==> inputs of build 12 <==
Design TIA, start of the top module:
module TIA(A,  
			Din,  
			Dout,  
			CS_n,  
			CS,  
			R_W_n,  
			RDY,  
			MASTERCLK,  
			BUS_EN,  
			idump_in,  
			Ilatch,  
			HSYNC,  
			HBLANK,  
			VSYNC,  
			VBLANK,  
			COLOROUT,  
			RES_n,  
			audv0,  
			audv1);  
   input [5:0] A;
   input [7:0] Din;
   output [7:0] Dout;
   input [2:0] 	CS_n;
   input 	CS;
   input 	R_W_n;
   output 	RDY;
   input 	MASTERCLK;
   input 	BUS_EN;
   input [1:0] 	Ilatch; 			 
   input [3:0] 	idump_in; 		 
   output 	HSYNC, HBLANK;
   output 	VSYNC, VBLANK;
   output [7:0] COLOROUT;
   input wire	RES_n;
   output reg [3:0] audv0, audv1;
   reg [7:0] 	Dout;
   wire 	HSYNC;
   reg 		VSYNC, VBLANK;
   reg [7:0] 	hCount;
   reg [3:0] 	hCountReset;
   reg clk_30;
   reg [7:0] clk_30_count;
   wire [3:0] Idump;
   wire [1:0] latchedInputsValue;
   reg 	      inputLatchEnabled, inputLatchReset;
   reg [1:0]  latchedInputs;
   always @(posedge MASTERCLK  )  
   begin
		if (~RES_n) begin
			hCount <= 8'd0;
			hCountReset[3:1] <= 3'd0;
			clk_30 <= 0;
			clk_30_count <= 0;
			latchedInputs <= 2'b11;
		end
		else begin
			if (inputLatchReset)
				 latchedInputs <= 2'b11;
			 else
				 latchedInputs <= latchedInputs & Ilatch;
			if (clk_30_count == 57) begin
				 clk_30 <= ~clk_30;
				 clk_30_count <= 0;
			 end else begin
  ...
clock: 16.2 ns
lec_check: 0
cap_margin: 35
cell_pad_in_sites_detail_placement: 2
cell_pad_in_sites_global_placement: 1
core_aspect_ratio: 1.16
core_margin: 5
core_utilization: 40
cts_cluster_size: 50
max_routing_layer: met4
min_routing_layer: met1
place_density_lb_addon: 0.23
setup_slack_margin: -0.06
slew_margin: 0
run.sh (not shown) runs the stock make flow with config.mk's settings and CLKGATE_MAP_FILE=.
==> inputs of build 84, as changes to build 12 <==
- CORE_MARGIN: 5 -> 3
- GPL_ROUTABILITY_DRIVEN: default -> 0
==> flow/constraint.sdc (replaced) <==
create_clock -name core_clock -period 10.6 [get_ports {MASTERCLK}]
set_input_delay 2.1200 -clock core_clock [delete_from_list [all_inputs] [get_ports {MASTERCLK}]]
set_output_delay 2.1200 -clock core_clock [all_outputs]
set_load 0.01 [all_outputs]
==> results <==
|  | build 12 | build 84 |
|---|---|---|
| Result of the run | complete, no violations | complete, no violations |
| Minimum setup slack in the final design | 4.50 ns | 0.639 ns |
| Internal Power | 1.30 mW | 1.97 mW |
| Via density per instance | 6.18 | 6.28 |
| Cell Count, Final, Fillers Out | 3371 | 3359 |
| Fraction of the cycle the final worst path needs | 72.2% | 94.0% |
| DRT Wirelength | 88.7 mm | 90.0 mm |
| Cell area reported after detailed placement | 22800 um2 | 22800 um2 |
| Delay of the slowest cell on the worst path | 0.64 ns | 0.66 ns |
| Filler cell count in the final layout | 6061 | 5952 |
| Part of the total power dissipated in sequential elements | 44.2% | 44.4% |
| Fraction of power spent switching nets | 25.3% | 25.6% |
| R2R setup slack | 9.55 ns | 4.53 ns |
| Post-route met1 wirelength | 35.0 mm | 35.3 mm |
| Slew of the pin with the lowest slew margin | 0.945 ns | 1.00 ns |
| Clock network latency to the later pin of the worst-skew pair | 0.59 ns | 0.60 ns |
| Die width | 226 um | 222 um |

========
==> inputs of exp/tundra <==
Starting RTL as in the previous note.
==> flow/config.mk <==
export PLATFORM = sky130hd
export DESIGN_NAME = TIA
export DESIGN_NICKNAME = TIA
export VERILOG_FILES = /design/flow/design.v
export SDC_FILE = /design/flow/constraint.sdc
export NUM_CORES = 4
export LEC_CHECK = 0
export ABC_AREA = 1
export CAP_MARGIN = 20
export CORE_MARGIN = 2
export CORE_UTILIZATION = 72
export CTS_CLUSTER_DIAMETER = 363
export CTS_CLUSTER_SIZE = 15
export GPL_ROUTABILITY_DRIVEN = 0
export HOLD_SLACK_MARGIN = 0.07
export MAX_ROUTING_LAYER = met4
export PLACE_DENSITY_LB_ADDON = 0.01
export SETUP_SLACK_MARGIN = 0.41
export SLEW_MARGIN = 20
==> flow/constraint.sdc <==
create_clock -name core_clock -period 6.06 [get_ports {MASTERCLK}]
set_input_delay 1.2120 -clock core_clock [delete_from_list [all_inputs] [get_ports {MASTERCLK}]]
set_output_delay 1.2120 -clock core_clock [all_outputs]
set_load 0.01 [all_outputs]
==> inputs of exp/fjord, as changes to exp/tundra <==
- CAP_MARGIN: 20 -> 10
- CTS_CLUSTER_DIAMETER: 363 -> 287
- CTS_CLUSTER_SIZE: 15 -> unset
- HOLD_SLACK_MARGIN: 0.07 -> 0.3
- MAX_ROUTING_LAYER: met4 -> unset
- PLACE_DENSITY: unset -> 0.6
- PLACE_DENSITY_LB_ADDON: 0.01 -> unset
- SETUP_SLACK_MARGIN: 0.41 -> unset
==> inputs of exp/willow, as changes to exp/tundra <==
- ABC_AREA: 1 -> unset
- CAP_MARGIN: 20 -> 35
- CELL_PAD_IN_SITES_DETAIL_PLACEMENT: unset -> 2
- CELL_PAD_IN_SITES_GLOBAL_PLACEMENT: unset -> 1
- CORE_ASPECT_RATIO: unset -> 1.16
- CORE_MARGIN: 2 -> 3
- CORE_UTILIZATION: 72 -> 40
- CTS_CLUSTER_DIAMETER: 363 -> unset
- CTS_CLUSTER_SIZE: 15 -> 50
- GPL_ROUTABILITY_DRIVEN: 0 -> unset
- HOLD_SLACK_MARGIN: 0.07 -> unset
- MIN_ROUTING_LAYER: unset -> met1
- PLACE_DENSITY_LB_ADDON: 0.01 -> 0.23
- SETUP_SLACK_MARGIN: 0.41 -> -0.06
- SLEW_MARGIN: 20 -> 0
==> flow/constraint.sdc (replaced) <==
create_clock -name core_clock -period 10.6 [get_ports {MASTERCLK}]
set_input_delay 2.1200 -clock core_clock [delete_from_list [all_inputs] [get_ports {MASTERCLK}]]
set_output_delay 2.1200 -clock core_clock [all_outputs]
set_load 0.01 [all_outputs]
==> comparison table <==
item	exp/tundra	exp/willow	exp/fjord
Most used cell, CP	-	sky130_fd_sc_hd__ha_1	sky130_fd_sc_hd__nand2_1
Share of final layout cell area taken by clock buffers and inverters	2.76%	5.47%	5.07%
Hold path startpoint	hCountReset[1]	hCountReset[2]	hCountReset[0]
Clock insertion delay at the later pin of the skew report	0.57 ns	0.58 ns	0.53 ns
Global routing met3 resource utilization	10.6%	4.56%	9.49%
Clock slew seen by the registers of the worst setup and hold paths	0.08 ns	0.06 ns	0.07 ns
Post-layout total power	4.03 mW	2.74 mW	4.66 mW
Synth Area per Inst	6.63 um^2	8.19 um^2	6.63 um^2
End of the worst register-to-register path	collisionLatch[10]	collisionLatch[1]	collisionLatch[7]
Grt met2 use	69.3%	54.6%	68.5%
Cell total after placement	3373	3292	3368
Worst-path cell with the longest stage delay	sky130_fd_sc_hd__dfxtp_4	sky130_fd_sc_hd__or2_1	sky130_fd_sc_hd__dfxtp_4
Length of routed met3 wiring	8510 um	3920 um	7820 um
Outcome	complete, no violations	complete, no violations	complete, no violations
Pin count of the biggest net entering global routing	89	133	101
Worst setup path endpoint	COLOROUT[4]	COLOROUT[7]	COLOROUT[2]
Clock skew after layout	0.0278 ns	0.0191 ns	0.0191 ns
Met1 Track Usage GR	53.4%	36.1%	54.0%
Die width	170 um	222 um	170 um
H-tree levels	1	2	2
Instance count of the mapped netlist	3010	2655	3010
Fraction of area in registers	27.8%	25.9%	27.9%

========
==> pepper <==
TIA again, from the RTL that the note above started with.
==> flow/config.mk <==
export PLATFORM = sky130hd
export DESIGN_NAME = TIA
export DESIGN_NICKNAME = TIA
export VERILOG_FILES = /design/flow/design.v
export SDC_FILE = /design/flow/constraint.sdc
export NUM_CORES = 4
export LEC_CHECK = 0
export ABC_AREA = 1
export CAP_MARGIN = 20
export CORE_MARGIN = 2
export CORE_UTILIZATION = 70
export CTS_CLUSTER_DIAMETER = 227
export PLACE_DENSITY = 0.6
export SLEW_MARGIN = 20
==> flow/constraint.sdc <==
create_clock -name core_clock -period 6.06 [get_ports {MASTERCLK}]
set_input_delay 1.2120 -clock core_clock [delete_from_list [all_inputs] [get_ports {MASTERCLK}]]
set_output_delay 1.2120 -clock core_clock [all_outputs]
set_load 0.01 [all_outputs]
==> garnet: changes against pepper <==
--- a/flow/config.mk
+++ b/flow/config.mk
@@ -7,7 +7,5 @@
 export LEC_CHECK = 0
-export ABC_AREA = 1
 export CAP_MARGIN = 20
 export CORE_MARGIN = 2
-export CORE_UTILIZATION = 70
-export CTS_CLUSTER_DIAMETER = 227
+export CORE_UTILIZATION = 40
 export PLACE_DENSITY = 0.6
==> flow/constraint.sdc (replaced) <==
create_clock -name core_clock -period 10.9 [get_ports {MASTERCLK}]
set_input_delay 2.1800 -clock core_clock [delete_from_list [all_inputs] [get_ports {MASTERCLK}]]
set_output_delay 2.1800 -clock core_clock [all_outputs]
set_load 0.01 [all_outputs]
==> impl_metrics.csv <==
group,metric,value,unit
critical_path,critical_path_depth,33,
drt,vias_per_cell,6.30,
synth,ys_seq_share,31.3,%
critical_path,crit_required,4.85,ns
sta,rsz0062_at_grt,"yes",
hold_path,min-delay-start,"hCountReset[1]$_SDFF_PN0_",
status,outcome,"no timing/DRC/antenna violations",
clocking,cts_setup_buffers,6,
die,dieArea,29900,um^2
That was pepper.
==> impl_metrics.csv <==
group,metric,value,unit
status,outcome,"no timing/DRC/antenna violations",
critical_path,critical_path_depth,21,
critical_path,crit_required,8.72,ns
drt,vias_per_cell,5.91,
synth,ys_seq_share,28.7,%
That was garnet.

========
==> v33: inputs <==
TIA again, from the RTL that the note above started with.
Design TIA, start of the top module:
module TIA(A,  
			Din,  
			Dout,  
			CS_n,  
			CS,  
			R_W_n,  
			RDY,  
			MASTERCLK,  
			BUS_EN,  
			idump_in,  
			Ilatch,  
			HSYNC,  
			HBLANK,  
			VSYNC,  
			VBLANK,  
			COLOROUT,  
			RES_n,  
			audv0,  
			audv1);
clock: 6.06 ns
lec_check: 0
abc_area: 1
cap_margin: 40
core_margin: 2
core_utilization: 72
cts_cluster_diameter: 363
cts_cluster_size: 15
gpl_routability_driven: 0
hold_slack_margin: 0.07
max_routing_layer: met4
place_density_lb_addon: 0.01
setup_slack_margin: 0.41
slew_margin: 20
==> v24: changes against v33 <==
Settings changed: CAP_MARGIN 40 to 20, CORE_UTILIZATION 72 to 69, CTS_CLUSTER_DIAMETER 363 to 238, GPL_ROUTABILITY_DRIVEN 0 to unset, HOLD_SLACK_MARGIN 0.07 to unset, MAX_ROUTING_LAYER met4 to unset, PLACE_DENSITY set to 0.6, PLACE_DENSITY_LB_ADDON 0.01 to unset, SETUP_SLACK_MARGIN 0.41 to unset.
==> flow/constraint.sdc (replaced) <==
create_clock -name core_clock -period 5.86 [get_ports {MASTERCLK}]
set_input_delay 1.1720 -clock core_clock [delete_from_list [all_inputs] [get_ports {MASTERCLK}]]
set_output_delay 1.1720 -clock core_clock [all_outputs]
set_load 0.01 [all_outputs]
==> v20: changes against v33 <==
Settings changed: ABC_AREA 1 to unset, CAP_MARGIN 40 to 20, CTS_CLUSTER_DIAMETER 363 to unset, CTS_CLUSTER_SIZE 15 to unset, GPL_ROUTABILITY_DRIVEN 0 to unset, HOLD_SLACK_MARGIN 0.07 to unset, SETUP_SLACK_MARGIN 0.41 to 2.33.
==> flow/constraint.sdc (replaced) <==
create_clock -name core_clock -period 8.59 [get_ports {MASTERCLK}]
set_input_delay 1.7180 -clock core_clock [delete_from_list [all_inputs] [get_ports {MASTERCLK}]]
set_output_delay 1.7180 -clock core_clock [all_outputs]
set_load 0.01 [all_outputs]
==> qor summary <==
	v24	v33	v20
Met2 WL post-DR	27700 um	29200 um	34700 um
Count of tool warnings	50	43	49
Met3 routing resource usage after global routing	6.91%	8.77%	13.0%
Mux area share	0.502%	0.502%	9.54%
Crit path buf inv count	7	9	7
Wire length of the first global-routing pass	100000 um	102000 um	119000 um
Area taken by flip-flops and latches	0.00626 mm^2	0.00626 mm^2	0.00626 mm^2
Setup slack of the worst register-to-register path	1990 ps	2180 ps	4040 ps
Comb power frac	11.2%	11.5%	6.4%
Sequential element share of the synthesized area	31.3%	31.3%	28.7%
Total power draw	0.00416 W	0.00403 W	0.00309 W
Nets	3222	3242	2888
Post-layout period usage	101%	96.9%	85.5%
Result of the run	failed layout checks	no timing/DRC/antenna violations	no timing/DRC/antenna violations
Reasons for failing layout checks	negative setup slack	-	-
Routed WL per cell	18.8 um	19.6 um	25.7 um
Post-Layout Inst Area	0.0224 mm^2	0.0227 mm^2	0.0256 mm^2
Area after detailed placement	0.0209 mm^2	0.0208 mm^2	0.0225 mm^2
Largest fanout of any net on the critical path	8	6	6
Global Route Usage Sum	40.8%	44.9%	49.6%
Power figures rest on the tool's default switching activity, not on a simulated workload.
